==> flow/design.v (excerpt) <==
module std_fp_smult_pipe #(
    parameter WIDTH = 32,
    parameter INT_WIDTH = 16,
    parameter FRAC_WIDTH = 16
) (
    input  [WIDTH-1:0]              left,
    input  [WIDTH-1:0]              right,
    input  logic                    reset,
    input  logic                    go,
    input  logic                    clk,
    output logic [WIDTH-1:0]        out,
    output logic                    done
);
Size: roughly 4400 cells after synthesis, about 99 flip-flops, about 100 I/O pins, about 34000 um2 of cells after synthesis.
make LEC_CHECK=0 ABC_AREA=1 CAP_MARGIN=20 CORE_MARGIN=2 CORE_UTILIZATION=68 CTS_CLUSTER_SIZE=39 HOLD_SLACK_MARGIN=0.3 SLEW_MARGIN=20 finish   # period 5.02 ns
run.sh (not shown) runs the stock make flow with config.mk's settings and CLKGATE_MAP_FILE=.
The baseline finished but fails on negative setup slack.
Then changed:
Settings changed: ABC_AREA 1 to unset, CORE_UTILIZATION 68 to 72, CTS_CLUSTER_DIAMETER set to 142, CTS_CLUSTER_SIZE 39 to unset, HOLD_SLACK_MARGIN 0.3 to unset, PLACE_DENSITY set to 0.36.
Clock period 5.02 ns to 7.02 ns, I/O delays scaled along.
Effect: The changed run produced a layout that fails on negative setup slack. Routed wire length decreases by a few percent. Setup slack is better by 1400 ps. Die area came out lower by roughly a tenth. Final cell count goes down by about a fifth. Clock-buffer cell count went up by 2. Global-route usage came out lower by 0.65 points.
Then changed:
Settings changed: CTS_CLUSTER_DIAMETER 142 to 93, PLACE_DENSITY 0.36 to unset, SETUP_SLACK_MARGIN set to 1.28.
Clock period 7.02 ns to 5.11 ns, I/O delays scaled along.
Effect: The new run ran to the end with violations: negative setup slack; clock power rose by 26%; non-clock buffer count rose by 65; utilization rose by 1.2 points; hold slack is worse by 12 ps; via count rose by 1.2%; first-iteration DRC count fell by 4.1%; power rose by 39%; routed wire length hardly moves; sequential power rose by 38%; clock skew stays flat; synthesized cell count is unchanged.
Then changed:
Settings changed: CAP_MARGIN 20 to 0, CTS_CLUSTER_DIAMETER 93 to unset, PLACE_DENSITY set to 0.67, SETUP_SLACK_MARGIN 1.28 to 0.9.
Clock period 5.11 ns to 7.5 ns, I/O delays scaled along.
What happened:
- The changed run produced a clean layout
- routed wire length rises by 5.0%
- global-route usage rises by 2.6 points
- final area falls by 3.0%
- worst setup slack gains 2300 ps
- cell count falls by 3.3%
- clock skew hardly moves
- sequential power falls by 31%
- via count rises by 0.56%

* * *

== run A ==
Starting RTL as in the previous note.
make LEC_CHECK=0 ABC_AREA=1 CAP_MARGIN=20 CELL_PAD_IN_SITES_DETAIL_PLACEMENT=1 CORE_ASPECT_RATIO=0.67 CORE_MARGIN=2 CORE_UTILIZATION=53 CTS_CLUSTER_DIAMETER=207 GPL_ROUTABILITY_DRIVEN=0 GPL_TIMING_DRIVEN=0 HOLD_SLACK_MARGIN=-0.02 MIN_ROUTING_LAYER=met2 PLACE_DENSITY=0.87 SLEW_MARGIN=10 finish   # period 7.96 ns
Tool error GRT-0116 stopped run A during global routing; no final results.
--- input diff run A..run B ---
- GPL_TIMING_DRIVEN no longer set, was 0
- CORE_ASPECT_RATIO no longer set, was 0.67
- ABC_AREA no longer set, was 1
- HOLD_SLACK_MARGIN no longer set, was -0.02
- SLEW_MARGIN now 20, was 10
- MIN_ROUTING_LAYER no longer set, was met2
- CTS_CLUSTER_SIZE now 53, previously not set
- CORE_UTILIZATION now 40, was 53
- CTS_CLUSTER_DIAMETER no longer set, was 207
- PLACE_DENSITY no longer set, was 0.87
- GPL_ROUTABILITY_DRIVEN no longer set, was 0
- the clock period (ns, I/O delays scaled along) now 7.5, was 7.96
==> comparison <==
From run A to run B the numbers moved as follows: instance tally after logic synthesis went down 22%; total standard cell area after synthesis shows a reduction of about 6%; x dimension of the die fell about 8%; post-synthesis share of cell area spent on and-or and or-and gates roughly the same.
Sequential-to-total area share from yosys stat, run B and run A: smaller value in run A
Delta (run B minus run A): mean instance size in the synthesized netlist now larger, Yosys chip area fell by 5.8%, post-synthesis simple-gate area fraction higher.
Run B completed end to end with timing, DRC and antenna clean.
Relative to run B, the following input files were edited for run C:
- an added CTS_CLUSTER_DIAMETER of 332
- an added ABC_AREA of 1
- a change of CTS_CLUSTER_SIZE from 53 to 62
- a change of CAP_MARGIN from 20 to 0
- a deleted CELL_PAD_IN_SITES_DETAIL_PLACEMENT that had been 1
- an added PLACE_DENSITY of 0.88
- a change of SLEW_MARGIN from 20 to 0
- a change of CORE_UTILIZATION from 40 to 30
- an added HOLD_SLACK_MARGIN of -0.07
==> results <==
Diff run B -> run C | logic depth of the worst path, buffers included | up by a few percent
Period utilization (lower): run C
As far as flip-flop and latch count goes, run B and run C are indistinguishable; the numbers are identical.
When run C is set beside run B, its final instance area turns out to be 2000 µm² larger.
Synthesized cell count for run C: 984 up relative to run B
Against run B, run C comes in 20 ps higher on clock-pin transition on the worst setup and hold timing paths.
| combinational gate area | run C vs run B | 680 µm² lower |
Power figures rest on the tool's default switching activity, not on a simulated workload.
